`design/flow/config.mk`:
```
export PLATFORM = sky130hd
export DESIGN_NAME = calculator
export DESIGN_NICKNAME = calculator
export VERILOG_FILES = /design/flow/design.v
export SDC_FILE = /design/flow/constraint.sdc
export NUM_CORES = 4
export LEC_CHECK = 0
export CAP_MARGIN = 20
export CORE_MARGIN = 2
export CORE_UTILIZATION = 72
export CTS_CLUSTER_DIAMETER = 29
export PLACE_DENSITY = 0.35
export SETUP_SLACK_MARGIN = 0.99
export SLEW_MARGIN = 20
export TNS_END_PERCENT = 95
```
`design/flow/constraint.sdc`:
```
create_clock -name core_clock -period 6.72 [get_ports {clk}]
set_input_delay 1.3440 -clock core_clock [delete_from_list [all_inputs] [get_ports {clk}]]
set_output_delay 1.3440 -clock core_clock [all_outputs]
set_load 0.01 [all_outputs]
```
`design/flow/design.v`:
```
module calculator(
	input newkey,
	input [4:0] keycode,
	input clk,
	input rst,
	output reg [19:0] x,
	output reg led							 
	);
	localparam PLUS = 1'd0;					 
	localparam TIMES = 1'd1;				 
	localparam CLEAR20 = 20'd0;				 
	localparam CLEAR2 = 2'd0;				 
	localparam CLEAR1 = 1'd0;				 
	reg [19:0] y;
	reg op;
	reg [19:0] nextX;
	reg [19:0] nextY;
	reg nextOp;
	reg nextLED;
	reg [2:0] select;
	wire [19:0] sum;
	wire [19:0] product;
	wire [19:0] result;
	wire [19:0] ovp;						 
	wire ovs;								 
	always @ (posedge clk)
		begin
			if (rst)
				begin
					x <= CLEAR20;
					y <= CLEAR20;
					op <= CLEAR1;
					led <= CLEAR1;
				end
			else
				begin
					x <= nextX;
					y <= nextY;
					op <= nextOp;
					led <= nextLED;
				end
		end
  always @ (select, x, y, op, led, result, ovp, ovs, keycode)
		case(select)
			3'd0:						 
				begin
              		nextX = x;
					nextY = y;
					nextOp = op;
					nextLED = led;
				end
			3'd1:						 
				begin
              		nextX = CLEAR20;
					nextY = x;
					nextOp = PLUS;
					nextLED = CLEAR1;
				end
			3'd2:						 
				begin
              		nextX = CLEAR20;
					nextY = x;
					nextOp = TIMES;
					nextLED = CLEAR1;
				end
			3'd3:						 
				begin
              		nextX = result;
					nextY = y;
					nextOp = op;
					nextLED = op ? (ovp != 0) : ovs;
				end	
			3'd4:						 
				begin
              		nextX = CLEAR20;
					nextY = CLEAR20;
					nextOp = CLEAR1;				 
					nextLED = CLEAR1;
				end
			3'd7:						 
				begin
              		nextX = {x[15:0],keycode[3:0]};	 
					nextY = y;
					nextOp = op;
					nextLED = CLEAR1;
				end
			default:					 
				begin
              		nextX = x;
					nextY = y;
					nextOp = op;
					nextLED = led;
				end
		endcase
	always @ (newkey, keycode)
		begin
			if(!newkey)	select <= 3'd0;				 
			else if(keycode[4]) select <= 3'd7;		 
			else select <= keycode[2:0];			 
		end
	assign result = op ? product : sum;				 
	assign {ovp, product} = x * y;					 
	assign {ovs, sum} = x + y;						 
endmodule	
```
`design/flow/run.sh`:
```
#!/bin/bash
# the make line also repeats each setting of config.mk as NAME=value (left out here)
make -C /OpenROAD-flow-scripts/flow DESIGN_CONFIG=/design/flow/config.mk WORK_HOME=/design/flow/orfs CLKGATE_MAP_FILE= finish
```
==> Changelog: implementation, run 1 <==
### Metrics

- Status: complete, but fails checks
- Layout Check Fails: setup timing
- Core Area: 0.0224 mm^2
- Worst r2r path cells: 23
- CP bufs+invs: 6
- Max-slew violations: 0
- CTS max path bufs: 2
- Antenna viol nets, final: 0
- Yosys adder share: 0.523
- Worst r2r src: y[7]$_SDFFE_PP0P_
- Final hold vios: 0
- Port-buffer cells: 28
- Hold path startpoint: y[7]$_SDFFE_PP0P_
- Minimum clock period after layout: 6.87 ns
- Worst hold path endpoint: y[7]$_SDFFE_PP0P_
- GP Congestion: 0.984
- VDD IR-drop max: 115 uV
- Post-synth ARST share: 0
- Crit path DRT: 6.91 ns
- Vias/cell: 6.52
- Main synth FF type: dfxtp_1
- Drt wl/cell: 23.8 um
- Clock sink total: 42
- Yosys warns: 1
- Pre-Place Util: 0.729
- Crit. Startpoint: y[7]$_SDFFE_PP0P_
- CP peak stage delay: 0.59 ns
- Critical Path End: led$_SDFFE_PP0P_
- # diodes: 0
- Finish-stage setup viols: 1
- Filler cells: 1,237
- Cell Chain, Critical Path: and2_1, fa_1, inv_2, fa_1, fa_1, fa_1, inv_2, fa_2, fa_1, inv_1, fa_1, inv_2, ha_4, nand3_2, or4b_4, buf_6, buf_6, nand3_4, o32ai_1, a2111oi_0, nand4_1, nor4_4, a21oi_1
- AND-OR/OR-AND Cells, Area Fraction: 0.115
- Initial DRC count: 1,842
- CP Data Arrival Time: 7.06 ns
- Combinational power: 0.985 mW
- Nets: 2,478
- CTS tree: done
- Leak: 8.66 nW
- Area grow syn2layout: 16.4%
- Post-layout period usage: 1.02
- Dominant cell type by area after synthesis: fa_1
- Yosys synthesis chip area: 0.0163 mm^2
- Post-layout power: 1.56 mW
- Top power group: combinational cells
- Drt first pass iters: 6
- Ranking of synthesized cells by area: fa_1, ha_1, and2_1, inv_1, dfxtp_1
- Max_cap viols: 0
- Sw power: 0.743 mW
- Area share, top type: 0.393
- Dominant comb cell: adder cells
- Total GRT Usage: 0.441
- Clk_skew: 0.00949 ns
- Final HPWL DP: 39.9 mm
- Sequential area share after synthesis: 0.0514
- OpenROAD warning count: 31
- Synth top cells by count: inv_1, fa_1, nand2_1
- Setup ws final: -0.146 ns
- Crit start category: flop
- Synth Area in XOR/XNOR: 0.0209
- Reg power frac: 0.199
- Synth Cell Area: 0.0163 mm^2
- R2R Path End: led$_SDFFE_PP0P_
- Critical path depth: 23
- Die W: 155 um
- Vias in the first global route: 15,758
- Cts bufs inserted: 5
- Hold crit path type: reg -> reg
- Worst-Skew Late Latency: 0.30 ns
- MI comb area: 0.0145 mm^2
- Post-Synthesis Cells: 1,871
- Worst-path clk slew: 0.08 ns
- DRC viols: 0
- Gr ovfl total: 0
- Max Clk Rate: 146 MHz
- Registers, synthesis: 42
- Delay-heaviest family, CP: adder cells
- Hold Path Depth: 1
- CTS H-Tree Depth: 2
- Clock distribution power: 0.267 mW
- # rows: 55
- Vias: 14,774
- Most frequent CP cell: fa_1
- Die height: 155 um
- First-pass GRT wire length: 82.0 mm
- CTS Hold Buffers Added: 0
- Final hold slack: 0.613 ns
- Worst path slowest cell: fa_1
- Internal cell power: 0.821 mW
- Distinct lib cells used: 81
- Flip-flop and latch power: 0.311 mW
- Final non-filler cell total: 2,265
- # IOs: 29
- DIE AREA: 0.0239 mm^2
- Synth top cell by count: inv_1
- WL final: 53.9 mm
- Initial antenna violation count: 1
- Switching Share: 0.475
- CP Max Fanout: 7
- Avg Cell Area, Syn: 8.74 um^2
- Reg2Reg Setup Slack: -0.15 ns
- Nets at Floorplan: 2,370
- AND/OR/NAND/NOR Cells, Area Fraction: 0.181
- Reg area: 921 um^2
- CP Class: reg -> reg
- Rel. slew slack: 0.235
- Pwr dens: 82.2 mW/mm^2
- Post-Place Cell Area: 0.0179 mm^2
- Yosys cell count: 1,871
- Comb power frac: 0.630
- RSZ-0062 raised after global routing: true
- Placed cell count: 2,223
- Largest net degree at the start of global routing: 35
- Clk network pwr share: 0.171
- Number of synthesized flops with an enable pin: 0
- Slew @ Worst Pin: 1.14 ns
- CTS root buffer: clkbuf_16
- MUX share of area: 0.00628
- Critical Path End Type: flop
- Finished Cell Area: 0.0190 mm^2
## final cells by class
type,count,share of cell area
multi-input combinational,1391,0.764
timing repair buffer,213,0.0975
inverter,326,0.0643
sequential,42,0.0484
tap,285,0.0187
clock buffer,6,0.00677
clock inverter,2,0.000723
## stage by stage
step            util  setup TNS, ns  setup WS, ns
3_5_place_dp   0.796         -0.193        -0.193
6_report       0.848         -0.146        -0.146
4_1_cts        0.824        -0.0338       -0.0338
2_1_floorplan      -              0        0.0953
3_3_place_gp   0.796        -0.0911       -0.0911
5_1_grt        0.848         -0.261        -0.261
## timing repair
item / in CTS / in global routing
buffers inserted: 20 / 14
pin swaps: 53 / 76
setup endpoints to repair: 12 / 11
resized: 95 / 109
## metal layers
layer	track usage	up-vias	routed length, um
met4	0.232	2	4160
li1	-	6152	-
met5	0	-	13
met3	0.0827	385	5770
met2	0.740	1038	25500
met1	0.546	7197	18400
==> run 2: changes to the inputs <==
CTS_CLUSTER_DIAMETER = default   (was 29)
CTS_CLUSTER_SIZE = 10   (was default)
HOLD_SLACK_MARGIN = 0.29   (was default)
PLACE_DENSITY = 0.38   (was 0.35)
SETUP_SLACK_MARGIN = 0.37   (was 0.99)
TNS_END_PERCENT = 5   (was 95)
clock period = 5.61 ns   (was 6.72 ns; I/O delays follow)
==> run 2 against run 1 <==
Clock-buffer cell count stayed put. Core utilization rose by 1.0 points. Highest routed layer is now met4. Sequential share of layout area shrank 0.16 points. Critical path depth stayed put. Total power is 25% higher. Setup slack worse by 1.0 ns. Still fails the layout checks on setup timing. Combinational power rose by about 20%. Final cell count rose by 4.1%.
==> Changelog: implementation, run 2 <==
### Metrics

- Status: complete, but fails checks
- Layout Check Fails: setup timing
- Combinational power: 1.16 mW
- Worst r2r path cells: 23
- Critical Path End: led$_SDFFE_PP0P_
- Distinct lib cells used: 81
- CTS tree: done
- Slew @ Worst Pin: 1.15 ns
- CP Class: reg -> reg
- Post-layout period usage: 1.21
- Drt first pass iters: 9
- Drt wl/cell: 22.1 um
- First-pass GRT wire length: 82.0 mm
- Sequential area share after synthesis: 0.0514
- Final HPWL DP: 41.8 mm
- Nets at Floorplan: 2,370
- Antenna viol nets, final: 0
- Max Clk Rate: 148 MHz
- Clock sink total: 42
- Initial DRC count: 1,724
- Area share, top type: 0.393
- VDD IR-drop max: 189 uV
- Vias/cell: 6.36
- Initial antenna violation count: 0
- OpenROAD warning count: 31
- Avg Cell Area, Syn: 8.74 um^2
- Hold path startpoint: y[7]$_SDFFE_PP0P_
- Vias in the first global route: 15,848
- Die height: 155 um
- Crit path DRT: 5.81 ns
- # rows: 55
- Leak: 9.13 nW
- Worst-Skew Late Latency: 0.31 ns
- Die W: 155 um
- Final core utilization: 0.859
- RSZ-0062 raised after global routing: true
- Clk_skew: 0.0124 ns
- Max_cap viols: 0
- Comb power frac: 0.591
- Post-Place Cell Area: 0.0187 mm^2
- Worst-path clk slew: 0.08 ns
- Critical Path End Type: flop
- Cts bufs inserted: 5
- MUX share of area: 0.00628
- Yosys cell count: 1,871
- CTS H-Tree Depth: 2
- CTS root buffer: clkbuf_16
- Pre-CTS setup slack: -1.32 ns
- DRC viols: 0
- Worst hold path endpoint: y[7]$_SDFFE_PP0P_
- Finish-stage setup viols: 12
- Yosys warns: 1
- DIE AREA: 0.0239 mm^2
- Main synth FF type: dfxtp_1
- Number of synthesized flops with an enable pin: 0
- Clock distribution power: 0.431 mW
- Vias: 14,985
- Total GRT Usage: 0.444
- Yosys adder share: 0.523
- Clk network pwr share: 0.220
- Dominant cell type by area after synthesis: fa_1
- AND-OR/OR-AND Cells, Area Fraction: 0.115
- Reg power frac: 0.189
- Delay-heaviest family, CP: adder cells
- Nets: 2,570
- Port-buffer cells: 28
- GP Congestion: 0.994
- Cell Chain, Critical Path: and2_1, fa_1, fa_1, inv_1, fa_1, inv_1, fa_1, inv_1, fa_2, inv_1, fa_2, fa_1, ha_4, a21o_1, a31o_1, a21o_1, a2111o_1, buf_4, and4_2, nor3_2, nand4_1, nor4_2, a21oi_1
- Dominant comb cell: adder cells
- Synth Area in XOR/XNOR: 0.0209
- Hold Path Depth: 1
- CTS Hold Buffers Added: 0
- Post-synth ARST share: 0
- WL final: 52.1 mm
- Gr ovfl total: 0
- Finished Cell Area: 0.0193 mm^2
- Pwr dens: 102 mW/mm^2
- Crit. Startpoint: y[2]$_SDFFE_PP0P_
- Most frequent CP cell: fa_1
- Top power group: combinational cells
- Worst r2r src: y[2]$_SDFFE_PP0P_
- Final hold vios: 0
- R2R Path End: led$_SDFFE_PP0P_
- Area grow syn2layout: 17.9%
- Final hold slack: 0.644 ns
- Internal cell power: 1.09 mW
- CP Max Fanout: 10
- AND/OR/NAND/NOR Cells, Area Fraction: 0.181
- Ranking of synthesized cells by area: fa_1, ha_1, and2_1, inv_1, dfxtp_1
- Switching Share: 0.443
- CP Data Arrival Time: 6.97 ns
- Reg2Reg Setup Slack: -1.16 ns
- Pre-Place Util: 0.729
- Flip-flop and latch power: 0.370 mW
- # diodes: 0
- Post-Synthesis Cells: 1,871
- CP bufs+invs: 5
- Crit start category: flop
- Registers, synthesis: 42
- Critical path depth: 23
- Yosys synthesis chip area: 0.0163 mm^2
- Hold crit path type: reg -> reg
- Synth top cell by count: inv_1
- CP peak stage delay: 0.57 ns
- Worst path slowest cell: fa_2
- Minimum clock period after layout: 6.77 ns
- Max-slew violations: 0
- Sw power: 0.867 mW
- Synth top cells by count: inv_1, fa_1, nand2_1
- # IOs: 29
- Rel. slew slack: 0.230
- Core Area: 0.0224 mm^2
- Largest net degree at the start of global routing: 35
- CTS max path bufs: 2
- Synth Cell Area: 0.0163 mm^2
- Setup ws final: -1.16 ns
## run 2: cell type report
type / instances / area (um^2)
multi-input cells: 1391 / 14100
clock inverters: 2 / 60.1
fillers: 1262 / 3170
well taps: 285 / 357
clock buffers: 6 / 139
repair buffers: 305 / 2480
flip-flops and latches: 42 / 902
inverters: 326 / 1220
## run 2: per-layer routing
metal	up-vias	routed length, um	track usage	share of wire
li1	6344	-	-	-
met1	7362	18200	0.543	0.35
met2	980	25100	0.753	0.48
met3	299	5700	0.0947	0.11
met4	0	3160	0.217	0.061
met5	-	0	0	0
## run 2: stage by stage
step	cells	power (mW)	setup TNS, ns
4_1_cts	2357	1.90	-5.54
3_3_place_gp	2346	1.41	-6.16
5_1_grt	2357	2.04	-8.12
6_report	2357	1.96	-6.23
2_1_floorplan	1871	0.970	-2.30
3_5_place_dp	2346	1.45	-8.07
## run 2: repair_timing
item	in CTS	in global routing
gates resized	64	34
pin swaps	26	19
setup buffers	3	0
endpoints found under the setup margin	16	16
==> run 3: changes to the inputs <==
CTS_CLUSTER_SIZE = default   (was 10)
HOLD_SLACK_MARGIN = -0.09   (was 0.29)
PLACE_DENSITY = 0.35   (was 0.38)
SETUP_SLACK_MARGIN = -0.55   (was 0.37)
TNS_END_PERCENT = default   (was 5)
clock period = 6.05 ns   (was 5.61 ns; I/O delays follow)
==> run 3 against run 2 <==
Still fails the layout checks on setup timing. Total power fell by 7.7%. Clock skew up 0.00099 ns. Die size is the same. Maximum frequency shrank 6.3%. Area after synthesis unchanged.
==> Changelog: implementation, run 3 <==
### Metrics

- Placed cell count: 2,339
- Cell Chain, Critical Path: and2_1, fa_1, inv_1, fa_1, fa_1, fa_1, fa_1, fa_1, fa_1, inv_2, ha_4, and4_4, o21ai_0, nor2b_1, a211o_2, a31oi_4, a311o_1, o211ai_1, nor4_4, a21oi_1
- Hold path startpoint: y[7]$_SDFFE_PP0P_
- Synth top cell by count: inv_1
- Worst r2r src: x[16]$_SDFFE_PP0P_
- Worst-path clk slew: 0.08 ns
- Pre-Place Util: 0.729
- Final hold vios: 0
- Post-layout period usage: 1.19
- Die W: 155 um
- Dominant cell type by area after synthesis: fa_1
- Critical Path End: led$_SDFFE_PP0P_
- Ranking of synthesized cells by area: fa_1, ha_1, and2_1, inv_1, dfxtp_1
- Worst path slowest cell: fa_1
- Pwr dens: 93.9 mW/mm^2
- MUX share of area: 0.00628
- CTS H-Tree Depth: 2
- Nets at Floorplan: 2,370
- Critical Path End Type: flop
- Post-synth ARST share: 0
- Reg2Reg Setup Slack: -1.17 ns
- Final core utilization: 0.859
- Slew @ Worst Pin: 1.10 ns
- OpenROAD warning count: 31
- Final non-filler cell total: 2,367
- Post-layout power: 1.81 mW
- Max_cap viols: 0
- First-pass GRT wire length: 88.6 mm
- Drt wl/cell: 26.6 um
- Crit path DRT: 6.26 ns
- CP Data Arrival Time: 7.43 ns
- Yosys adder share: 0.523
- Die height: 155 um
- Setup ws final: -1.17 ns
- Clock distribution power: 0.296 mW
- Avg Cell Area, Syn: 8.74 um^2
- Flip-flop and latch power: 0.349 mW
- DIE AREA: 0.0239 mm^2
- CP bufs+invs: 2
- Clk network pwr share: 0.164
- GP Congestion: 0.978
- Comb power frac: 0.643
- Clock sink total: 42
- CTS max path bufs: 2
- # IOs: 29
- Rel. slew slack: 0.268
- DRC viols: 0
- RSZ-0062 raised after global routing: true
- Port-buffer cells: 28
- Crit. Startpoint: x[16]$_SDFFE_PP0P_
- Nets: 2,578
- Post-Synthesis Cells: 1,871
- Internal cell power: 0.934 mW
- Vias in the first global route: 16,771
- Synth Area in XOR/XNOR: 0.0209
- Vias/cell: 6.77
- Number of synthesized flops with an enable pin: 0
- Top power group: combinational cells
- Worst hold path endpoint: y[7]$_SDFFE_PP0P_
- Switching Share: 0.484
- Status: complete, but fails checks
- CP Max Fanout: 8
- Synth top cells by count: inv_1, fa_1, nand2_1
- Critical path depth: 20
- WL final: 63.0 mm
- Gr ovfl total: 0
- Clk_skew: 0.0134 ns
- CTS tree: done
- Final hold slack: 0.651 ns
- Initial DRC count: 2,578
- Yosys cell count: 1,871
- Core Area: 0.0224 mm^2
- AND/OR/NAND/NOR Cells, Area Fraction: 0.181
- Area share, top type: 0.393
- Total GRT Usage: 0.484
- Distinct lib cells used: 81
- Drt first pass iters: 9
- # rows: 55
- Sequential area share after synthesis: 0.0514
- Final HPWL DP: 44.1 mm
- Dominant comb cell: adder cells
- Worst-Skew Late Latency: 0.32 ns
- Finish-stage setup viols: 10
- Leak: 9.13 nW
- Area grow syn2layout: 17.9%
- Combinational power: 1.16 mW
- Minimum clock period after layout: 7.22 ns
- Vias: 16,029
- CTS root buffer: clkbuf_16
- Cts bufs inserted: 5
- Hold Path Depth: 1
- Hold crit path type: reg -> reg
- Antenna viol nets, final: 0
- Reg power frac: 0.193
- Synth Cell Area: 0.0163 mm^2
- VDD IR-drop max: 147 uV
- R2R Path End: led$_SDFFE_PP0P_
- Registers, synthesis: 42
- Worst r2r path cells: 20
- Crit start category: flop
- Max Clk Rate: 138 MHz
- Sw power: 0.874 mW
- CP Class: reg -> reg
- CP peak stage delay: 0.76 ns
- Yosys warns: 1
- Max-slew violations: 0
- Yosys synthesis chip area: 0.0163 mm^2
- Most frequent CP cell: fa_1
- Largest net degree at the start of global routing: 35
- AND-OR/OR-AND Cells, Area Fraction: 0.115
- Layout Check Fails: setup timing
- Delay-heaviest family, CP: adder cells
- Initial antenna violation count: 6
- Main synth FF type: dfxtp_1
==> run 3: layer usage <==
| metal | global-route usage | part of all wire | up-vias |
|---|---|---|---|
| met4 | 0.321 | 0.10 | 16 |
| met5 | 0 | 0.0061 | - |
| met3 | 0.142 | 0.15 | 614 |
| li1 | - | - | 6366 |
| met1 | 0.555 | 0.30 | 7517 |
| met2 | 0.790 | 0.44 | 1516 |
==> run 3: repair_timing <==
action / in CTS / in global routing
endpoints found under the setup margin: 1 / 5
hold buffers: 0 / 0
buffers inserted: 12 / 15
gates resized: 46 / 72
pin swaps: 26 / 46
==> run 3: cell type report <==
cell class	count	area, um^2
inverter	326	1220
clock buffer	5	125
fill	1134	3170
antenna	3	7.51
tap	285	357
multi-input combinational	1391	14200
sequential	42	902
timing repair buffer	313	2450
clock inverter	2	10.0
==> run 3: through the flow <==
step           area, um^2  setup slack, ns  setup TNS, ns
3_5_place_dp        18600           -0.851          -2.33
2_1_floorplan       16400           -0.599         -0.599
5_1_grt             19300            -1.24          -6.31
3_3_place_gp        18600           -0.705          -1.55
6_report            19300            -1.17          -4.70
4_1_cts             19000           -0.759          -2.20
==> run 4: changes to the inputs <==
CORE_UTILIZATION = 60   (was 72)
HOLD_SLACK_MARGIN = default   (was -0.09)
PLACE_DENSITY = default   (was 0.35)
SETUP_SLACK_MARGIN = default   (was -0.55)
clock period = 4.51 ns   (was 6.05 ns; I/O delays follow)
==> run 4 against run 3 <==
Still fails the layout checks on setup timing. First-iteration DRC count down 52%. Flip-flop count unchanged. Maximum frequency up 7.1%. Non-clock buffer count up 35. Area after synthesis unchanged. Clock-buffer cell count up 1. Critical path type unchanged. Largest power group unchanged. Highest routed layer is now met4.
==> Changelog: implementation, run 4 <==
### Metrics

- Flip-flop and latch power: 0.455 mW
- CTS tree: done
- Crit start category: flop
- Post-route setup TNS: -20.83 ns
- Leak: 9.43 nW
- Dominant cell type by area after synthesis: fa_1
- Max_cap viols: 0
- DIE AREA: 0.0286 mm^2
- Switching Share: 0.450
- Combinational power: 1.55 mW
- CTS root buffer: clkbuf_16
- Rel. slew slack: 0.240
- Drt wl/cell: 21.2 um
- Sequential area share after synthesis: 0.0514
- Post-Synthesis Cells: 1,871
- Nets at Floorplan: 2,370
- Status: complete, but fails checks
- CP peak stage delay: 0.58 ns
- Reg power frac: 0.185
- Slew @ Worst Pin: 1.14 ns
- Avg Cell Area, Syn: 8.74 um^2
- Most frequent CP cell: fa_1
- Final non-filler cell total: 2,456
- Delay-heaviest family, CP: adder cells
- Distinct lib cells used: 81
- Worst r2r path cells: 22
- Die height: 169 um
- Cell Chain, Critical Path: buf_6, and2_4, fa_1, fa_1, inv_1, fa_1, inv_1, fa_1, fa_1, fa_1, fa_1, ha_4, a21o_1, a31o_1, a21o_1, a2111o_1, buf_4, and4_2, nor3_2, nand4_1, nor4_4, a21oi_1
- Largest net degree at the start of global routing: 35
- Worst-path clk slew: 0.08 ns
- Max-slew violations: 0
- Total GRT Usage: 0.374
- Area share, top type: 0.393
- Core Area: 0.0269 mm^2
- Worst r2r src: x[9]$_SDFFE_PP0P_
- Clk network pwr share: 0.184
- GP Congestion: 0.915
- Registers, synthesis: 42
- Synth Cell Area: 0.0163 mm^2
- Initial antenna violation count: 0
- Yosys synthesis chip area: 0.0163 mm^2
- Placed cell count: 2,408
- Synth top cell by count: inv_1
- Pwr dens: 120 mW/mm^2
- # IOs: 29
- Port-buffer cells: 28
- Vias: 14,400
- Max Clk Rate: 148 MHz
- Post-layout power: 2.46 mW
- Crit path DRT: 4.70 ns
- Critical Path End: led$_SDFFE_PP0P_
- Yosys warns: 1
- OpenROAD warning count: 31
- # rows: 60
- CTS H-Tree Depth: 2
- Synth top cells by count: inv_1, fa_1, nand2_1
- Cts bufs inserted: 5
- Yosys adder share: 0.523
- Crit. Startpoint: x[9]$_SDFFE_PP0P_
- R2R Path End: led$_SDFFE_PP0P_
- AND-OR/OR-AND Cells, Area Fraction: 0.115
- Dominant comb cell: adder cells
- Main synth FF type: dfxtp_1
- Minimum clock period after layout: 6.74 ns
- Gr ovfl total: 0
- Clock sink total: 42
- Number of synthesized flops with an enable pin: 0
- CP bufs+invs: 4
- CP Class: reg -> reg
- Sw power: 1.11 mW
- Hold Path Depth: 2
- MUX share of area: 0.00628
- Pre-Place Util: 0.608
- Final hold vios: 0
- Clock distribution power: 0.451 mW
- Initial DRC count: 1,250
- Antenna viol nets, final: 0
- WL final: 52.2 mm
- Final hold slack: 0.682 ns
- Post-synth ARST share: 0
- Comb power frac: 0.631
- Worst-Skew Late Latency: 0.30 ns
- Hold path startpoint: y[19]$_SDFFE_PP0P_
- Pre-CTS setup slack: -2.44 ns
- Die W: 169 um
- Critical path depth: 22
- VDD IR-drop max: 152 uV
- DRC viols: 0
- Yosys cell count: 1,871
- Ranking of synthesized cells by area: fa_1, ha_1, and2_1, inv_1, dfxtp_1
- AND/OR/NAND/NOR Cells, Area Fraction: 0.181
- CTS max path bufs: 2
- Post-Place Cell Area: 0.0190 mm^2
- Setup ws final: -2.23 ns
- Finished Cell Area: 0.0204 mm^2
- Post-layout period usage: 1.49
- Internal cell power: 1.35 mW
- Critical Path End Type: flop
- Worst path slowest cell: fa_1
- Finish-stage setup viols: 16
- RSZ-0062 raised after global routing: true
- CP Max Fanout: 6
- Drt first pass iters: 8
- Final core utilization: 0.761
- CP Data Arrival Time: 6.93 ns
- Synth Area in XOR/XNOR: 0.0209
- Worst hold path endpoint: y[19]$_SDFFE_PP0P_
- Top power group: combinational cells
- Area grow syn2layout: 25.1%
- Final HPWL DP: 41.3 mm
- Vias/cell: 5.86
- Clk_skew: 0.0116 ns
- Hold crit path type: reg -> reg
- Nets: 2,613
- Layout Check Fails: setup timing
- # diodes: 0
- Vias in the first global route: 15,242
- Reg2Reg Setup Slack: -2.23 ns
- First-pass GRT wire length: 82.5 mm
-- run 4: routing by layer --
| metal | vias up | track usage | part of all wire |
|---|---|---|---|
| li1 | 6422 | - | - |
| met1 | 7253 | 0.485 | 0.39 |
| met2 | 598 | 0.654 | 0.50 |
| met4 | 0 | 0.123 | 0.042 |
| met5 | - | 0 | 0 |
| met3 | 127 | 0.0470 | 0.074 |
-- run 4: final cells by class --
type,instances,area (um^2)
clock inverters,2,37.5
flip-flops and latches,42,910
repair buffers,348,2960
fillers,1957,6430
well taps,341,427
clock buffers,6,129
inverters,326,1220
multi-input cells,1391,14800
-- run 4: repair_timing --
action | CTS | global route
gates resized | 130 | 96
buffers inserted | 30 | 14
pin swaps | 70 | 68
setup endpoints to repair | 16 | 17
hold buffers | 0 | 0
==> run 5: changes to the inputs <==
ABC_AREA = 1   (was default)
CORE_ASPECT_RATIO = 1.42   (was default)
CORE_UTILIZATION = 72   (was 60)
CTS_CLUSTER_DIAMETER = 333   (was default)
CTS_CLUSTER_SIZE = 75   (was default)
GPL_ROUTABILITY_DRIVEN = 0   (was default)
HOLD_SLACK_MARGIN = 0.12   (was default)
MAX_ROUTING_LAYER = met4   (was default)
MIN_ROUTING_LAYER = met1   (was default)
PLACE_DENSITY_LB_ADDON = 0.07   (was default)
SETUP_SLACK_MARGIN = 3.77   (was default)
SLEW_MARGIN = 15   (was 20)
TNS_END_PERCENT = 85   (was default)
clock period = 13.3 ns   (was 4.51 ns; I/O delays follow)
==> run 5 against run 4 <==
The run now finishes clean. Final cell count is 12% higher. Combinational power shrank about 70%. Critical path depth is 8 higher. Clock skew shrank 0.0013 ns. Register-to-register slack gained 8.3 ns. Die size down 11%. Largest power group unchanged.
==> Changelog: implementation, run 5 <==
### Metrics

- Largest net degree at the start of global routing: 27
- Yosys adder share: 0.493
- Total GRT Usage: 0.431
- Crit. Startpoint: x[9]$_SDFFE_PP0P_
- Internal cell power: 0.391 mW
- Post-Synthesis Cells: 2,472
- CP Class: reg -> reg
- Dominant comb cell: adder cells
- Worst r2r path cells: 30
- RSZ-0062 raised after global routing: false
- Finish-stage setup viols: 0
- CP Max Fanout: 24
- Critical Path End Type: flop
- Main synth FF type: dfxtp_1
- Initial antenna violation count: 0
- Pre-Place Util: 0.734
- Dominant cell type by area after synthesis: fa_1
- Max-slew violations: 0
- Clk_skew: 0.0104 ns
- # diodes: 0
- Sequential area share after synthesis: 0.0485
- OpenROAD warning count: 26
- Final HPWL DP: 40.8 mm
- Worst path slowest cell: dfxtp_1
- Hold path startpoint: led$_SDFFE_PP0P_
- Post-CTS sizing: 0
- Avg Cell Area, Syn: 7.02 um^2
- Sw power: 0.402 mW
- Cts bufs inserted: 5
- Clock sink total: 42
- Finished Cell Area: 0.0180 mm^2
- CTS H-Tree Depth: 2
- Yosys cell count: 2,472
- Status: complete, no violations
- Yosys warns: 1
- Synth top cell by count: nand2_1
- Area grow syn2layout: 3.65%
- Number of synthesized flops with an enable pin: 0
- Area share, top type: 0.371
- Port-buffer cells: 28
- CP peak stage delay: 1.11 ns
- Clock distribution power: 0.146 mW
- Synth Area in XOR/XNOR: 0.0111
- Max Clk Rate: 138 MHz
- CP Data Arrival Time: 7.42 ns
- Worst-path clk slew: 0.07 ns
- Minimum clock period after layout: 7.25 ns
- CTS max path bufs: 2
- CP bufs+invs: 7
- Postcts setup bufs: 0
- Worst r2r src: x[9]$_SDFFE_PP0P_
- Synth top cells by count: nand2_1, inv_1, fa_1
- Post-Place Cell Area: 0.0178 mm^2
- DIE AREA: 0.0254 mm^2
- Filler cells: 1,833
- Vias in the first global route: 16,617
- Die height: 189 um
- Critical Path End: led$_SDFFE_PP0P_
- AND-OR/OR-AND Cells, Area Fraction: 0.0534
- Pwr dens: 44.1 mW/mm^2
- Top power group: combinational cells
- Vias: 15,804
- CTS Hold Buffers Added: 0
- Hold Path Depth: 2
- CTS tree: done
- Antenna viol nets, final: 0
- VDD IR-drop max: 54.7 uV
- Synth Cell Area: 0.0173 mm^2
- DRC viols: 0
- WL final: 50.7 mm
- Initial DRC count: 1,371
- Nets: 2,933
- Hold crit path type: reg -> reg
- Ranking of synthesized cells by area: fa_1, nand2_1, inv_1, ha_1, dfxtp_1
- Delay-heaviest family, CP: adder cells
- Nets at Floorplan: 2,971
- Slew @ Worst Pin: 1.19 ns
- Post-route setup TNS: 0 ns
- Post-layout period usage: 0.545
- Crit start category: flop
- Gr ovfl total: 0
- Crit path DRT: 13.47 ns
- Yosys synthesis chip area: 0.0173 mm^2
- Combinational power: 0.460 mW
- Final hold vios: 0
- # IOs: 29
- First-pass GRT wire length: 82.5 mm
- Clk network pwr share: 0.184
- Critical path depth: 30
- Reg power frac: 0.236
- Core Area: 0.0236 mm^2
- Reg2Reg Setup Slack: 6.05 ns
- Registers, synthesis: 42
- R2R Path End: led$_SDFFE_PP0P_
- Switching Share: 0.507
- Comb power frac: 0.580
- Rel. slew slack: 0.205
- Worst-Skew Late Latency: 0.30 ns
- Distinct lib cells used: 49
- Most frequent CP cell: nand2_1
- Post-layout power: 0.793 mW
- MUX share of area: 0
- Drt first pass iters: 8
- AND/OR/NAND/NOR Cells, Area Fraction: 0.224
- Max_cap viols: 0
- Flip-flop and latch power: 0.187 mW
- Die W: 134 um
- # rows: 67
- Worst hold path endpoint: led$_SDFFE_PP0P_
- CTS root buffer: clkbuf_16
- Leak: 10.4 nW
- Drt wl/cell: 18.5 um
- Vias/cell: 5.76
- Post-synth ARST share: 0
-- run 5: per-stage QoR --
step / cells / util / hold WS, ns / setup slack [ns]
after global placement: 2736 / 0.753 / 0.499 / 6.23
after global routing: 2745 / 0.760 / 0.564 / 5.71
final: 2745 / 0.760 / 0.521 / 6.05
after detailed placement: 2736 / 0.753 / 0.509 / 6.23
after floorplan: 2472 / - / 0.487 / 7.31
after CTS: 2744 / 0.760 / 0.518 / 6.17
-- run 5: metal layers --
metal,GRT usage,vias to the layer above,share of wire
met3,0.0554,308,0.090
met4,0.301,0,0.084
met1,0.475,7445,0.34
li1,-,7067,-
met5,-,-,0
met2,0.722,984,0.49
-- run 5: final cells by class --
| cell class | count | area [um^2] | share of cell area |
|---|---|---|---|
| Clock buffer | 7 | 133 | 0.00738 |
| Clock inverter | 1 | 30.0 | 0.00167 |
| Inverter | 683 | 2570 | 0.143 |
| Multi-Input combinational cell | 1650 | 13500 | 0.754 |
| Sequential cell | 42 | 841 | 0.0468 |
| Tap cell | 310 | 388 | 0.0216 |
| Timing Repair Buffer | 52 | 468 | 0.0260 |
==> run 6: changes to the inputs <==
ABC_AREA = default   (was 1)
CORE_ASPECT_RATIO = default   (was 1.42)
CORE_UTILIZATION = 65   (was 72)
CTS_CLUSTER_DIAMETER = 32   (was 333)
CTS_CLUSTER_SIZE = default   (was 75)
GPL_ROUTABILITY_DRIVEN = default   (was 0)
HOLD_SLACK_MARGIN = default   (was 0.12)
MAX_ROUTING_LAYER = default   (was met4)
MIN_ROUTING_LAYER = default   (was met1)
PLACE_DENSITY_LB_ADDON = default   (was 0.07)
SETUP_SLACK_MARGIN = default   (was 3.77)
SLEW_MARGIN = 20   (was 15)
TNS_END_PERCENT = 5   (was 85)
clock period = 6.74 ns   (was 13.3 ns; I/O delays follow)
==> run 6 against run 5 <==
Now fails the layout checks on setup timing. Hold slack gained 0.11 ns. Register-to-register slack worse by 6.1 ns. Die size up 4.2%. Sequential share of layout area is 0.12 points higher. Flip-flop count stayed put. Sequential power grew 67%. Core utilization is 2.1 points lower. Clock power rose by 110%. Critical path depth decreased by 9. Clock-buffer cell count down 2. Routed wire length is 2.0% lower. Critical path type unchanged. Highest routed layer is now met5.
==> Changelog: implementation, run 6 <==
### Metrics

- Crit start category: flop
- Nets at Floorplan: 2,370
- Initial antenna violation count: 1
- Final hold vios: 0
- Ranking of synthesized cells by area: fa_1, ha_1, and2_1, inv_1, dfxtp_1
- # rows: 58
- VDD IR-drop max: 101 uV
- CP peak stage delay: 0.55 ns
- Reg area: 885 um^2
- MI comb area: 0.0140 mm^2
- Total GRT Usage: 0.395
- CP Max Fanout: 8
- Yosys synthesis chip area: 0.0163 mm^2
- Setup ws final: -0.0169 ns
- Worst r2r path cells: 21
- Cell Chain, Critical Path: buf_4, buf_4, and2_1, fa_1, inv_1, fa_1, fa_1, fa_1, fa_1, inv_1, fa_1, ha_1, ha_1, a21oi_1, o21ai_1, a2111o_1, a31oi_2, xnor2_1, or4_4, nor4_2, a21oi_1
- Initial DRC count: 1,219
- Post-layout power: 1.53 mW
- Synth Area in XOR/XNOR: 0.0209
- Vias: 14,030
- Worst-Skew Late Latency: 0.31 ns
- Post-layout period usage: 1.00
- Critical path depth: 21
- Final HPWL DP: 41.5 mm
- Clock sink total: 42
- Yosys warns: 1
- Comb power frac: 0.593
- Area share, top type: 0.393
- Gr ovfl total: 0
- CP Class: reg -> reg
- Max-slew violations: 0
- GP Congestion: 0.938
- MUX share of area: 0.00628
- Area grow syn2layout: 12.9%
- CTS max path bufs: 2
- CP Data Arrival Time: 6.95 ns
- Drt first pass iters: 5
- Status: complete, but fails checks
- Hold crit path type: reg -> reg
- Post-synth ARST share: 0
- Clk network pwr share: 0.203
- Flip-flop and latch power: 0.313 mW
- Port-buffer cells: 28
- Reg2Reg Setup Slack: -0.02 ns
- Post-Place Cell Area: 0.0181 mm^2
- Worst path slowest cell: fa_1
- DIE AREA: 0.0264 mm^2
- Max Clk Rate: 148 MHz
- Largest net degree at the start of global routing: 35
- Internal cell power: 0.828 mW
- Main synth FF type: dfxtp_1
- OpenROAD warning count: 29
- Leak: 8.70 nW
- Sw power: 0.703 mW
- Hold path startpoint: x[8]$_SDFFE_PP0P_
- Synth top cell by count: inv_1
- WL final: 49.7 mm
- Number of synthesized flops with an enable pin: 0
- Hold Path Depth: 1
- Yosys cell count: 1,871
- Finished Cell Area: 0.0185 mm^2
- Dominant comb cell: adder cells
- Clock distribution power: 0.310 mW
- Drt wl/cell: 21.4 um
- Die W: 163 um
- Rel. slew slack: 0.193
- Pwr dens: 83.0 mW/mm^2
- Clk_skew: 0.0166 ns
- Antenna viol nets, final: 0
- Post-Synthesis Cells: 1,871
- AND/OR/NAND/NOR Cells, Area Fraction: 0.181
- Core Area: 0.0250 mm^2
- Layout Check Fails: setup timing
- Most frequent CP cell: fa_1
- Yosys adder share: 0.523
- Critical Path End: led$_SDFFE_PP0P_
- Crit. Startpoint: x[11]$_SDFFE_PP0P_
- Synth Cell Area: 0.0163 mm^2
- Vias/cell: 6.04
- Combinational power: 0.908 mW
- # IOs: 29
- Worst r2r src: x[11]$_SDFFE_PP0P_
- R2R Path End: led$_SDFFE_PP0P_
- Delay-heaviest family, CP: adder cells
- DRC viols: 0
- Sequential area share after synthesis: 0.0514
- Dominant cell type by area after synthesis: fa_1
- Crit path DRT: 6.94 ns
- Critical Path End Type: flop
- RSZ-0062 raised after global routing: true
- CTS H-Tree Depth: 2
- CP bufs+invs: 4
- AND-OR/OR-AND Cells, Area Fraction: 0.115
- Distinct lib cells used: 81
- Avg Cell Area, Syn: 8.74 um^2
- # diodes: 0
- Minimum clock period after layout: 6.76 ns
- Registers, synthesis: 42
- Finish-stage setup viols: 1
- Worst-path clk slew: 0.08 ns
- Vias in the first global route: 14,993
- First-pass GRT wire length: 80.0 mm
- CTS Hold Buffers Added: 0
- CTS root buffer: clkbuf_16
- Max_cap viols: 0
- Top power group: combinational cells
- CTS tree: done
- Die height: 163 um
- Nets: 2,491
- Pre-Place Util: 0.655
- Cts bufs inserted: 5
- Filler cells: 1,883
- Worst hold path endpoint: y[8]$_SDFFE_PP0P_
- Synth top cells by count: inv_1, fa_1, nand2_1
- Slew @ Worst Pin: 1.21 ns
- Reg power frac: 0.204
- Switching Share: 0.459
==> run 6: through the flow <==
stage	setup TNS (ns)	hold slack, ns	util	instances	worst slack (ns)
final	-0.0169	0.632	0.739	2323	-0.0169
after global routing	-0.207	0.656	0.739	2323	-0.207
after CTS	0	0.632	0.737	2323	0.00312
after detailed placement	-0.218	0.649	0.725	2313	-0.218
after global placement	-0.142	0.651	0.725	2313	-0.142
after floorplan	0	0.535	-	1871	0.00524
==> run 6: what timing repair did <==
item / 4_1_cts / 5_1_grt
endpoints found under the setup margin: 1 / 3
pin swaps: 11 / 3
resized: 40 / 14
buffers inserted: 2 / 0
==> run 6: area by class of cell <==
class,count,area share
Inverter,326,0.0663
Clock inverter,3,0.00237
Tap cell,330,0.0224
Timing Repair Buffer,226,0.0978
Clock buffer,5,0.00678
Sequential cell,42,0.0479
Multi-Input combinational cell,1391,0.756
==> run 6: metal layers <==
metal | routed length [um] | GRT usage | vias to the layer above
li1 | - | - | 6184
met5 | 90 | 0.0227 | -
met3 | 4660 | 0.0807 | 163
met4 | 2210 | 0.148 | 4
met1 | 19500 | 0.519 | 7000
met2 | 23300 | 0.648 | 679
==> run 7: changes to the inputs <==
ABC_AREA = 1   (was default)
CAP_MARGIN = 5   (was 20)
CORE_ASPECT_RATIO = 1.42   (was default)
CORE_UTILIZATION = 72   (was 65)
CTS_CLUSTER_DIAMETER = 333   (was 32)
CTS_CLUSTER_SIZE = 75   (was default)
GPL_ROUTABILITY_DRIVEN = 0   (was default)
HOLD_SLACK_MARGIN = 0.12   (was default)
MAX_ROUTING_LAYER = met4   (was default)
MIN_ROUTING_LAYER = met1   (was default)
PLACE_DENSITY = 0.36   (was default)
SETUP_SLACK_MARGIN = -0.32   (was default)
SLEW_MARGIN = 15   (was 20)
clock period = 11.3 ns   (was 6.74 ns; I/O delays follow)
==> run 7 against run 6 <==
Global-route usage rose by 4.5 points. Critical path type unchanged. Largest power group unchanged. The run now finishes clean. Area after synthesis increased by 6.1%. Clock-buffer cell count is the same. Highest routed layer is now met4.
==> Changelog: implementation, run 7 <==
### Metrics

- AND/OR/NAND/NOR Cells, Area Fraction: 0.224
- # IOs: 29
- Switching Share: 0.526
- Dominant cell type by area after synthesis: fa_1
- Core Area: 0.0236 mm^2
- Crit. Startpoint: x[10]$_SDFFE_PP0P_
- Die height: 189 um
- Critical path depth: 30
- Post-layout period usage: 0.643
- Placed cell count: 2,733
- Worst-path clk slew: 0.08 ns
- Area share, top type: 0.371
- DIE AREA: 0.0254 mm^2
- Delay-heaviest family, CP: adder cells
- Cts bufs inserted: 5
- Avg Cell Area, Syn: 7.02 um^2
- Slew @ Worst Pin: 1.24 ns
- CTS max path bufs: 2
- Crit start category: flop
- Postcts setup bufs: 0
- Final hold vios: 0
- CTS root buffer: clkbuf_16
- Worst r2r path cells: 30
- Clk_skew: 0.00911 ns
- RSZ-0062 raised after global routing: false
- Most frequent CP cell: nand2_1
- Sw power: 0.482 mW
- CP Class: reg -> reg
- Number of synthesized flops with an enable pin: 0
- Finish-stage setup viols: 0
- CP Max Fanout: 24
- AND-OR/OR-AND Cells, Area Fraction: 0.0534
- Post-CTS sizing: 0
- Top power group: combinational cells
- Pwr dens: 51.1 mW/mm^2
- CTS H-Tree Depth: 2
- Synth Area in XOR/XNOR: 0.0111
- Largest net degree at the start of global routing: 27
- Worst-Skew Late Latency: 0.31 ns
- Vias/cell: 5.70
- Total GRT Usage: 0.440
- CP Data Arrival Time: 7.44 ns
- Dominant comb cell: adder cells
- First-pass GRT wire length: 83.3 mm
- Initial DRC count: 1,483
- Main synth FF type: dfxtp_1
- Hold path startpoint: led$_SDFFE_PP0P_
- Post-synth ARST share: 0
- Sequential area share after synthesis: 0.0485
- WL final: 51.5 mm
- Post-Synthesis Cells: 2,472
- Final non-filler cell total: 2,741
- Ranking of synthesized cells by area: fa_1, nand2_1, inv_1, ha_1, dfxtp_1
- Comb power frac: 0.583
- CTS tree: done
- Gr ovfl total: 0
- R2R Path End: led$_SDFFE_PP0P_
- Reg2Reg Setup Slack: 4.03 ns
- Nets at Floorplan: 2,971
- Combinational power: 0.534 mW
- Critical Path End Type: flop
- Post-Place Cell Area: 0.0178 mm^2
- Final core utilization: 0.758
- Drt first pass iters: 6
- Vias: 15,621
- Finished Cell Area: 0.0179 mm^2
- Crit path DRT: 11.47 ns
- Pre-Place Util: 0.734
- Max Clk Rate: 138 MHz
- # rows: 67
- Yosys adder share: 0.493
- Nets: 2,929
- Worst path slowest cell: dfxtp_1
- Clk network pwr share: 0.173
- OpenROAD warning count: 28
- Reg power frac: 0.243
- Leak: 10.4 nW
- Distinct lib cells used: 49
- Yosys warns: 1
- Internal cell power: 0.434 mW
- Drt wl/cell: 18.8 um
- DRC viols: 0
- Status: complete, no violations
- Worst hold path endpoint: led$_SDFFE_PP0P_
- Registers, synthesis: 42
- Max-slew violations: 0
- Synth top cells by count: nand2_1, inv_1, fa_1
- Antenna viol nets, final: 0
- Flip-flop and latch power: 0.223 mW
- Rel. slew slack: 0.174
- CP bufs+invs: 7
- Vias in the first global route: 16,480
- Final HPWL DP: 41.3 mm
- Clock sink total: 42
- Clock distribution power: 0.159 mW
- MUX share of area: 0
- CP peak stage delay: 1.15 ns
- CTS Hold Buffers Added: 0
- Yosys cell count: 2,472
- Synth Cell Area: 0.0173 mm^2
- Critical Path End: led$_SDFFE_PP0P_
- Port-buffer cells: 28
- Hold crit path type: reg -> reg
- Hold Path Depth: 2
- Yosys synthesis chip area: 0.0173 mm^2
- Die W: 134 um
- # diodes: 0
- Area grow syn2layout: 3.35%
- Initial antenna violation count: 0
- Filler cells: 1,917
- Max_cap viols: 0
- Final hold slack: 0.537 ns
- VDD IR-drop max: 68.1 uV
- Synth top cell by count: nand2_1
- Minimum clock period after layout: 7.27 ns
- Worst r2r src: x[10]$_SDFFE_PP0P_
- Post-route setup TNS: 0 ns
[run 7: cell type report]
| type | instances | area, um^2 | share of cell area |
|---|---|---|---|
| multi-input cells | 1650 | 13500 | 0.756 |
| inverters | 683 | 2570 | 0.143 |
| flip-flops and latches | 42 | 843 | 0.0471 |
| repair buffers | 48 | 430 | 0.0240 |
| well taps | 310 | 388 | 0.0216 |
| clock buffers | 5 | 125 | 0.00698 |
| clock inverters | 3 | 21.3 | 0.00119 |
[run 7: metal layers]
metal  vias up  part of all wire  wire length [um]  global-route usage
met3       280             0.085              4370              0.0527
met2       854              0.49             25300               0.738
met4         0             0.083              4250               0.289
met1      7426              0.34             17500               0.493
li1       7061                 -                 -                   -
met5         -                 0                 0                   -
[run 7: per-stage QoR]
step	total power [mW]	worst slack (ns)
global placement	0.731	4.18
detailed placement	0.742	4.11
finish	0.916	4.03
floorplan	0.549	5.31
CTS	0.899	4.08
global route	0.969	3.78
==> run 8: changes to the inputs <==
ABC_AREA = default   (was 1)
CAP_MARGIN = 35   (was 5)
CELL_PAD_IN_SITES_GLOBAL_PLACEMENT = 1   (was default)
CORE_ASPECT_RATIO = default   (was 1.42)
CORE_MARGIN = 4   (was 2)
CORE_UTILIZATION = 21   (was 72)
CTS_CLUSTER_DIAMETER = default   (was 333)
CTS_CLUSTER_SIZE = default   (was 75)
HOLD_SLACK_MARGIN = default   (was 0.12)
MAX_ROUTING_LAYER = default   (was met4)
MIN_ROUTING_LAYER = default   (was met1)
PLACE_DENSITY = default   (was 0.36)
PLACE_DENSITY_LB_ADDON = 0.26   (was default)
SETUP_SLACK_MARGIN = default   (was -0.32)
SLEW_MARGIN = 20   (was 15)
TNS_END_PERCENT = 35   (was 5)
clock period = 10.3 ns   (was 11.3 ns; I/O delays follow)
==> run 8 against run 7 <==
Final cell count up 5.3%. Hold slack better by 0.0018 ns. Non-clock buffer count up 31. Clock skew up 0.0063 ns. Register-to-register slack worse by 1.5 ns. Area after synthesis down 5.8%. Critical path depth down 7. Setup slack worse by 1.5 ns.
==> Changelog: implementation, run 8 <==
### Metrics

- Delay-heaviest family, CP: adder cells
- Crit. Startpoint: x[7]$_SDFFE_PP0P_
- Final non-filler cell total: 2,886
- VDD IR-drop max: 63.2 uV
- Critical path depth: 23
- MI comb area: 0.0138 mm^2
- DRC viols: 0
- Combinational power: 0.533 mW
- Post-Place Cell Area: 0.0179 mm^2
- Filler cells: 8,620
- Rel. slew slack: 0.368
- Hold Path Depth: 1
- Finish-stage setup viols: 0
- Worst-path clk slew: 0.07 ns
- # rows: 102
- Distinct lib cells used: 81
- Leak: 7.91 nW
- Post-CTS sizing: 0
- Number of synthesized flops with an enable pin: 0
- Placed cell count: 2,875
- Reg power frac: 0.226
- Worst r2r path cells: 23
- Worst path slowest cell: dfxtp_1
- Reg2Reg Setup Slack: 2.49 ns
- Internal cell power: 0.460 mW
- Port-buffer cells: 28
- Clock sink total: 42
- CTS H-Tree Depth: 2
- Comb power frac: 0.584
- Sw power: 0.453 mW
- AND/OR/NAND/NOR Cells, Area Fraction: 0.181
- Flip-flop and latch power: 0.206 mW
- Die W: 287 um
- Drt first pass iters: 5
- Slew @ Worst Pin: 0.947 ns
- Post-Synthesis Cells: 1,871
- Worst r2r src: x[7]$_SDFFE_PP0P_
- Ranking of synthesized cells by area: fa_1, ha_1, and2_1, inv_1, dfxtp_1
- Worst-Skew Late Latency: 0.30 ns
- Vias/cell: 4.48
- Nets: 2,344
- First-pass GRT wire length: 88.8 mm
- Final core utilization: 0.234
- Synth top cell by count: inv_1
- Switching Share: 0.496
- Pre-CTS setup slack: 2.50 ns
- MUX share of area: 0.00628
- CP bufs+invs: 5
- Crit start category: flop
- Main synth FF type: dfxtp_1
- AND-OR/OR-AND Cells, Area Fraction: 0.115
- CP Max Fanout: 15
- Final hold vios: 0
- Max_cap viols: 0
- OpenROAD warning count: 26
- Crit path DRT: 10.47 ns
- Clk_skew: 0.0154 ns
- Yosys cell count: 1,871
- Most frequent CP cell: fa_1
- Minimum clock period after layout: 7.81 ns
- Post-synth ARST share: 0
- DIE AREA: 0.0824 mm^2
- Reg area: 841 um^2
- CTS max path bufs: 2
- R2R Path End: led$_SDFFE_PP0P_
- # IOs: 29
- Status: complete, no violations
- Area share, top type: 0.393
- Pre-Place Util: 0.211
- Clock distribution power: 0.173 mW
- Registers, synthesis: 42
- # diodes: 0
- Die height: 287 um
- Vias in the first global route: 14,087
- Cell Chain, Critical Path: buf_4, and2_1, fa_1, inv_1, fa_1, fa_1, fa_1, inv_1, fa_1, fa_1, inv_1, fa_1, inv_1, ha_1, nand3_1, or4b_1, and3b_1, a21oi_1, mux2i_1, a211oi_1, or4_4, nor4_2, a21oi_1
- Nets at Floorplan: 2,370
- RSZ-0062 raised after global routing: false
- Post-route setup TNS: 0 ns
- Post-layout period usage: 0.758
- Vias: 12,925
- CTS tree: done
- Pwr dens: 50.4 mW/mm^2
- Hold crit path type: reg -> reg
- Clk network pwr share: 0.190
- Drt wl/cell: 19.8 um
- Largest net degree at the start of global routing: 34
- Synth Cell Area: 0.0163 mm^2
- Initial DRC count: 784
- Synth Area in XOR/XNOR: 0.0209
- Yosys adder share: 0.523
- Setup ws final: 2.49 ns
- WL final: 57.2 mm
- Cts bufs inserted: 5
- Avg Cell Area, Syn: 8.74 um^2
- Total GRT Usage: 0.141
- CTS Hold Buffers Added: 0
- Dominant cell type by area after synthesis: fa_1
- Max Clk Rate: 128 MHz
- Final HPWL DP: 47.0 mm
- Yosys warns: 1
- Synth top cells by count: inv_1, fa_1, nand2_1
- CP peak stage delay: 0.76 ns
- Antenna viol nets, final: 0
- CTS root buffer: clkbuf_16
- Critical Path End Type: flop
- Sequential area share after synthesis: 0.0514
- Dominant comb cell: adder cells
- Postcts setup bufs: 0
- Gr ovfl total: 0
- Core Area: 0.0773 mm^2
- Hold path startpoint: y[11]$_SDFFE_PP0P_
- Initial antenna violation count: 0
- CP Data Arrival Time: 7.98 ns
- Critical Path End: led$_SDFFE_PP0P_
- Finished Cell Area: 0.0181 mm^2
- Top power group: combinational cells
- Area grow syn2layout: 10.7%
- Yosys synthesis chip area: 0.0163 mm^2
- CP Class: reg -> reg
- Max-slew violations: 0
- Worst hold path endpoint: y[11]$_SDFFE_PP0P_
## run 8: per-stage QoR
| stage | hold slack, ns | power [mW] |
|---|---|---|
| after floorplan | 0.535 | 0.526 |
| after global placement | 0.520 | 0.742 |
| after detailed placement | 0.527 | 0.745 |
| after CTS | 0.545 | 0.926 |
| after global routing | 0.576 | 0.980 |
| final | 0.539 | 0.913 |
## run 8: layout make-up
class	instances	area share
Clock buffer	5	0.00691
Clock inverter	3	0.00131
Inverter	326	0.0676
Multi-Input combinational cell	1391	0.765
Sequential cell	42	0.0465
Tap cell	1040	0.0719
Timing Repair Buffer	79	0.0409
## run 8: routing by layer
layer / part of all wire / GRT usage
met5: 0 / 0
met4: 0.021 / 0.0263
met3: 0.033 / 0.00690
met2: 0.50 / 0.252
met1: 0.45 / 0.189
==> run 9: changes to the inputs <==
CAP_MARGIN = 25   (was 35)
CELL_PAD_IN_SITES_DETAIL_PLACEMENT = 2   (was default)
CELL_PAD_IN_SITES_GLOBAL_PLACEMENT = default   (was 1)
CORE_MARGIN = 2   (was 4)
CORE_UTILIZATION = 48   (was 21)
GPL_TIMING_DRIVEN = 1   (was default)
MIN_ROUTING_LAYER = met2   (was default)
PLACE_DENSITY = 0.44   (was default)
PLACE_DENSITY_LB_ADDON = default   (was 0.26)
SETUP_SLACK_MARGIN = -0.2   (was default)
TNS_END_PERCENT = default   (was 35)
clock period = 5.06 ns   (was 10.3 ns; I/O delays follow)
==> run 9 against run 8 <==
The run now fails in detailed placement (3_5_place_dp). Synthesized cell count unchanged. Die size down 57%. Area after synthesis unchanged.
==> Changelog: implementation, run 9 <==
### Implementation results

- Avg Cell Area, Syn: 8.74 um^2
- Yosys warns: 1
- Dominant cell type by area after synthesis: fa_1
- Yosys synthesis chip area: 0.0163 mm^2
- Synth top cell by count: inv_1
- Sequential area share after synthesis: 0.0514
- Synth top cells by count: inv_1, fa_1, nand2_1
- Yosys adder share: 0.523
- Status: stopped before the end
- Distinct lib cells used: 81
- Registers, synthesis: 42
- Area share, top type: 0.393
- Die W: 189 um
- Core Area: 0.0335 mm^2
- Die height: 189 um
- Main synth FF type: dfxtp_1
- Synth Area in XOR/XNOR: 0.0209
- Stopped at: detailed placement (3_5_place_dp)
- AND-OR/OR-AND Cells, Area Fraction: 0.115
- Ranking of synthesized cells by area: fa_1, ha_1, and2_1, inv_1, dfxtp_1
- Number of synthesized flops with an enable pin: 0
- Post-Synthesis Cells: 1,871
- DIE AREA: 0.0355 mm^2
- # rows: 67
- AND/OR/NAND/NOR Cells, Area Fraction: 0.181
- # IOs: 29
- Dominant comb cell: adder cells
- Stop Error: [ERROR DPL-0033] detailed placement checks failed during check placement.
- Port-buffer cells: 28
- Yosys cell count: 1,871
- MUX share of area: 0.00628
- Post-synth ARST share: 0
- Pre-Place Util: 0.487
- Synth Cell Area: 0.0163 mm^2
- Nets at Floorplan: 2,370
==> run 10: changes to the inputs <==
CAP_MARGIN = 20   (was 25)
CELL_PAD_IN_SITES_DETAIL_PLACEMENT = default   (was 2)
CORE_UTILIZATION = 72   (was 48)
CTS_CLUSTER_SIZE = 40   (was default)
GPL_ROUTABILITY_DRIVEN = default   (was 0)
GPL_TIMING_DRIVEN = default   (was 1)
HOLD_SLACK_MARGIN = -0.09   (was default)
MAX_ROUTING_LAYER = met4   (was default)
MIN_ROUTING_LAYER = default   (was met2)
PLACE_DENSITY = 0.79   (was 0.44)
SETUP_SLACK_MARGIN = default   (was -0.2)
clock period = 7.82 ns   (was 5.06 ns; I/O delays follow)
==> run 10 against run 9 <==
Now clean on timing, DRC and antenna. Synthesized cell count did not move. Area after synthesis is the same. Die size is 33% lower.
==> Changelog: implementation, run 10 <==
### Metrics

- Worst r2r src: x[8]$_SDFFE_PP0P_
- Postcts setup bufs: 0
- OpenROAD warning count: 26
- Pre-Place Util: 0.729
- Avg Cell Area, Syn: 8.74 um^2
- Critical path depth: 20
- Post-Synthesis Cells: 1,871
- RSZ-0062 raised after global routing: false
- Vias/cell: 6.43
- Reg power frac: 0.236
- Filler cells: 1,577
- Worst r2r path cells: 20
- Synth Area in XOR/XNOR: 0.0209
- Internal cell power: 0.634 mW
- AND-OR/OR-AND Cells, Area Fraction: 0.115
- VDD IR-drop max: 79.9 uV
- Max-slew violations: 0
- Post-synth ARST share: 0
- Status: complete, no violations
- Pwr dens: 71.1 mW/mm^2
- Drt first pass iters: 6
- Post-CTS sizing: 0
- MI comb area: 0.0138 mm^2
- Gr ovfl total: 0
- Final HPWL DP: 38.9 mm
- CP Data Arrival Time: 7.79 ns
- First-pass GRT wire length: 76.9 mm
- Max_cap viols: 0
- Cell Chain, Critical Path: buf_4, and2_1, fa_1, inv_1, fa_1, fa_1, fa_1, fa_1, inv_1, fa_1, ha_1, ha_1, a21oi_1, nand2_1, and3_1, a21boi_0, mux2_2, nand4_1, nor4_2, a21oi_1
- Largest net degree at the start of global routing: 35
- Nets: 2,341
- # rows: 55
- Die W: 155 um
- Max Clk Rate: 132 MHz
- Yosys warns: 1
- Synth top cell by count: inv_1
- Number of synthesized flops with an enable pin: 0
- AND/OR/NAND/NOR Cells, Area Fraction: 0.181
- Combinational power: 0.663 mW
- Yosys synthesis chip area: 0.0163 mm^2
- Slew @ Worst Pin: 1.09 ns
- Total GRT Usage: 0.434
- Worst-path clk slew: 0.08 ns
- Clock distribution power: 0.265 mW
- Placed cell count: 2,120
- Worst-Skew Late Latency: 0.31 ns
- CP peak stage delay: 0.73 ns
- CTS tree: done
- Post-route setup TNS: 0 ns
- Distinct lib cells used: 81
- Hold crit path type: reg -> reg
- CTS max path bufs: 2
- Reg2Reg Setup Slack: 0.22 ns
- Initial antenna violation count: 1
- Synth top cells by count: inv_1, fa_1, nand2_1
- Area share, top type: 0.393
- Finish-stage setup viols: 0
- Sequential area share after synthesis: 0.0514
- Crit path DRT: 8.01 ns
- Core Area: 0.0224 mm^2
- Main synth FF type: dfxtp_1
- DRC viols: 0
- Critical Path End: led$_SDFFE_PP0P_
- CTS Hold Buffers Added: 0
- CP Max Fanout: 13
- Post-layout period usage: 0.972
- R2R Path End: led$_SDFFE_PP0P_
- Vias in the first global route: 14,109
- Worst path slowest cell: dfxtp_1
- Dominant comb cell: adder cells
- Cts bufs inserted: 5
- Most frequent CP cell: fa_1
- Minimum clock period after layout: 7.60 ns
- CTS H-Tree Depth: 2
- Antenna viol nets, final: 0
- Yosys adder share: 0.523
- Switching Share: 0.478
- Yosys cell count: 1,871
- Nets at Floorplan: 2,370
- Comb power frac: 0.546
- # IOs: 29
- Flip-flop and latch power: 0.287 mW
- Port-buffer cells: 28
- CTS root buffer: clkbuf_16
- Critical Path End Type: flop
- Dominant cell type by area after synthesis: fa_1
- Die height: 155 um
- CP bufs+invs: 3
- Hold Path Depth: 1
- WL final: 48.4 mm
- Crit. Startpoint: x[8]$_SDFFE_PP0P_
- DIE AREA: 0.0239 mm^2
- Area grow syn2layout: 4.49%
- Vias: 13,681
- Clk_skew: 0.00855 ns
- Sw power: 0.581 mW
- Final non-filler cell total: 2,129
- Worst hold path endpoint: y[19]$_SDFFE_PP0P_
- Leak: 7.89 nW
- Crit start category: flop
- Final hold vios: 0
- Rel. slew slack: 0.270
- Hold path startpoint: y[19]$_SDFFE_PP0P_
- Clock sink total: 42
- Reg area: 845 um^2
- Ranking of synthesized cells by area: fa_1, ha_1, and2_1, inv_1, dfxtp_1
- CP Class: reg -> reg
- MUX share of area: 0.00628
- Delay-heaviest family, CP: adder cells
- Synth Cell Area: 0.0163 mm^2
- GP Congestion: 1.02
- Drt wl/cell: 22.7 um
- Registers, synthesis: 42
- Clk network pwr share: 0.218
- Top power group: combinational cells
- Initial DRC count: 1,287
[run 10: layout make-up]
type / instances / share of cell area
Tap cell: 285 / 0.0209
Antenna cell: 1 / 0.000147
Inverter: 326 / 0.0717
Clock buffer: 5 / 0.00733
Timing Repair Buffer: 76 / 0.0375
Clock inverter: 3 / 0.00256
Multi-Input combinational cell: 1391 / 0.810
Sequential cell: 42 / 0.0495
[run 10: per-layer routing]
layer | wire length [um] | share of wire | up-vias | global-route usage
li1 | - | - | 5899 | -
met1 | 18000 | 0.37 | 6726 | 0.547
met2 | 22700 | 0.47 | 861 | 0.693
met3 | 5080 | 0.10 | 195 | 0.0835
met4 | 2600 | 0.054 | 0 | 0.185
met5 | 0 | 0 | - | -
[run 10: stage by stage]
step / util / hold slack (ns) / instance area [um^2] / setup slack (ns) / power, mW
after global routing: 0.761 / 0.563 / 17100 / 0.0382 / 1.27
after global placement: 0.753 / 0.520 / 16900 / 0.441 / 0.915
after CTS: 0.761 / 0.543 / 17100 / 0.364 / 1.20
after detailed placement: 0.753 / 0.527 / 16900 / 0.379 / 0.928
after floorplan: - / 0.535 / 16300 / 0.916 / 0.693
final: 0.761 / 0.541 / 17100 / 0.218 / 1.21
==> run 11: changes to the inputs <==
ABC_AREA = 1   (was default)
CORE_UTILIZATION = 67   (was 72)
CTS_CLUSTER_DIAMETER = 371   (was default)
CTS_CLUSTER_SIZE = 100   (was 40)
HOLD_SLACK_MARGIN = default   (was -0.09)
MAX_ROUTING_LAYER = default   (was met4)
PLACE_DENSITY = default   (was 0.79)
TNS_END_PERCENT = 5   (was default)
clock period = 6.95 ns   (was 7.82 ns; I/O delays follow)
==> run 11 against run 10 <==
Global-route usage down 4.3 points. Clock-buffer cell count rose by 2. Register-to-register slack improved by 0.09 ns. Final cell count is 32% higher. Area after synthesis rose by 6.1%. Core utilization fell by 3.3 points. Total power increased by 28%. Setup slack improved by 0.085 ns. Critical path type unchanged. Hold slack improved by 0.0084 ns. Largest cell class unchanged.
==> Changelog: implementation, run 11 <==
### Metrics

- Status: complete, no violations
- Final hold vios: 0
- Crit start category: flop
- Crit path DRT: 7.11 ns
- Hold path startpoint: y[6]$_SDFFE_PP0P_
- Synth top cells by count: nand2_1, inv_1, fa_1
- Vias in the first global route: 15,710
- Worst-Skew Late Latency: 0.30 ns
- Setup ws final: 0.303 ns
- Synth Area in XOR/XNOR: 0.0111
- CTS root buffer: clkbuf_16
- Die W: 165 um
- Critical Path End: led$_SDFFE_PP0P_
- Distinct lib cells used: 49
- CTS tree: done
- Registers, synthesis: 42
- Port-buffer cells: 28
- Drt first pass iters: 6
- Pre-CTS setup slack: -0.210 ns
- Clock distribution power: 0.274 mW
- Nets at Floorplan: 2,971
- GP Congestion: 0.947
- Reg power frac: 0.219
- Max_cap viols: 0
- Core Area: 0.0253 mm^2
- Top power group: combinational cells
- Delay-heaviest family, CP: adder cells
- Initial antenna violation count: 1
- Leak: 10.7 nW
- Yosys cell count: 2,472
- OpenROAD warning count: 28
- Worst r2r src: x[9]$_SDFFE_PP0P_
- Number of synthesized flops with an enable pin: 0
- Combinational power: 0.939 mW
- Worst path slowest cell: fa_1
- # IOs: 29
- Cts bufs inserted: 5
- DRC viols: 0
- Ranking of synthesized cells by area: fa_1, nand2_1, inv_1, ha_1, dfxtp_1
- Clk network pwr share: 0.177
- Most frequent CP cell: nand2_1
- CTS H-Tree Depth: 2
- Finish-stage setup viols: 0
- CP Class: reg -> reg
- Hold Path Depth: 2
- Critical Path End Type: flop
- DIE AREA: 0.0272 mm^2
- Clock sink total: 42
- Sequential area share after synthesis: 0.0485
- CP peak stage delay: 0.58 ns
- Reg2Reg Setup Slack: 0.30 ns
- CTS max path bufs: 2
- Worst r2r path cells: 31
- Crit. Startpoint: x[9]$_SDFFE_PP0P_
- Comb power frac: 0.605
- Clk_skew: 0.0198 ns
- Sw power: 0.767 mW
- Slew @ Worst Pin: 0.946 ns
- Placed cell count: 2,805
- Post-synth ARST share: 0
- Minimum clock period after layout: 6.65 ns
- Switching Share: 0.494
- Yosys warns: 1
- First-pass GRT wire length: 81.3 mm
- Avg Cell Area, Syn: 7.02 um^2
- Area grow syn2layout: 6.39%
- Critical path depth: 31
- Total GRT Usage: 0.391
- Initial DRC count: 1,605
- Hold crit path type: reg -> reg
- Flip-flop and latch power: 0.340 mW
- Post-layout period usage: 0.956
- Max-slew violations: 0
- Dominant comb cell: adder cells
- # rows: 58
- Yosys synthesis chip area: 0.0173 mm^2
- # diodes: 0
- AND-OR/OR-AND Cells, Area Fraction: 0.0534
- Vias/cell: 5.53
- Drt wl/cell: 18.0 um
- Gr ovfl total: 0
- Nets: 2,983
- Final HPWL DP: 43.0 mm
- Largest net degree at the start of global routing: 27
- VDD IR-drop max: 97.9 uV
- CP Data Arrival Time: 6.81 ns
- Synth Cell Area: 0.0173 mm^2
- CP bufs+invs: 8
- Post-Synthesis Cells: 2,472
- R2R Path End: led$_SDFFE_PP0P_
- Final core utilization: 0.728
- Area share, top type: 0.371
- AND/OR/NAND/NOR Cells, Area Fraction: 0.224
- Dominant cell type by area after synthesis: fa_1
- Worst-path clk slew: 0.07 ns
- Rel. slew slack: 0.369
- Die height: 165 um
- Pre-Place Util: 0.685
- CTS Hold Buffers Added: 0
- Vias: 15,579
- Antenna viol nets, final: 0
- Main synth FF type: dfxtp_1
- Worst hold path endpoint: y[6]$_SDFFE_PP0P_
- RSZ-0062 raised after global routing: false
- MUX share of area: 0
- Pwr dens: 84.2 mW/mm^2
- Internal cell power: 0.787 mW
- WL final: 50.7 mm
- Yosys adder share: 0.493
- Max Clk Rate: 150 MHz
- Synth top cell by count: nand2_1
- Final non-filler cell total: 2,815
- CP Max Fanout: 6
-- run 11: area by class of cell --
cell class | instances | area (um^2)
Multi-Input combinational cell | 1650 | 13600
Clock buffer | 7 | 133
Fill cell | 2079 | 6880
Timing Repair Buffer | 102 | 856
Inverter | 683 | 2570
Clock inverter | 1 | 30.0
Tap cell | 330 | 413
Sequential cell | 42 | 870
-- run 11: metrics by stage --
step / cell area (um^2) / power [mW] / setup TNS [ns] / hold WS [ns]
detailed placement: 18200 / 1.25 / -0.210 / 0.551
floorplan: 17300 / 0.892 / 0 / 0.487
global route: 18500 / 1.65 / 0 / 0.568
CTS: 18400 / 1.52 / 0 / 0.560
finish: 18500 / 1.55 / 0 / 0.550
global placement: 18200 / 1.23 / -0.144 / 0.512
-- run 11: metal layers --
layer,wire [um],track usage,part of all wire
met1,19700,0.507,0.39
met2,23700,0.644,0.47
met3,4480,0.0635,0.088
met4,2820,0.182,0.056
met5,16,0,0.00032
-- run 11: what timing repair did --
action / in CTS / in global routing
resized: 4 / 28
cloned: 0 / 0
endpoints found under the setup margin: 2 / 1
buffers inserted: 0 / 2
Power is estimated from default activity; no workload was simulated.
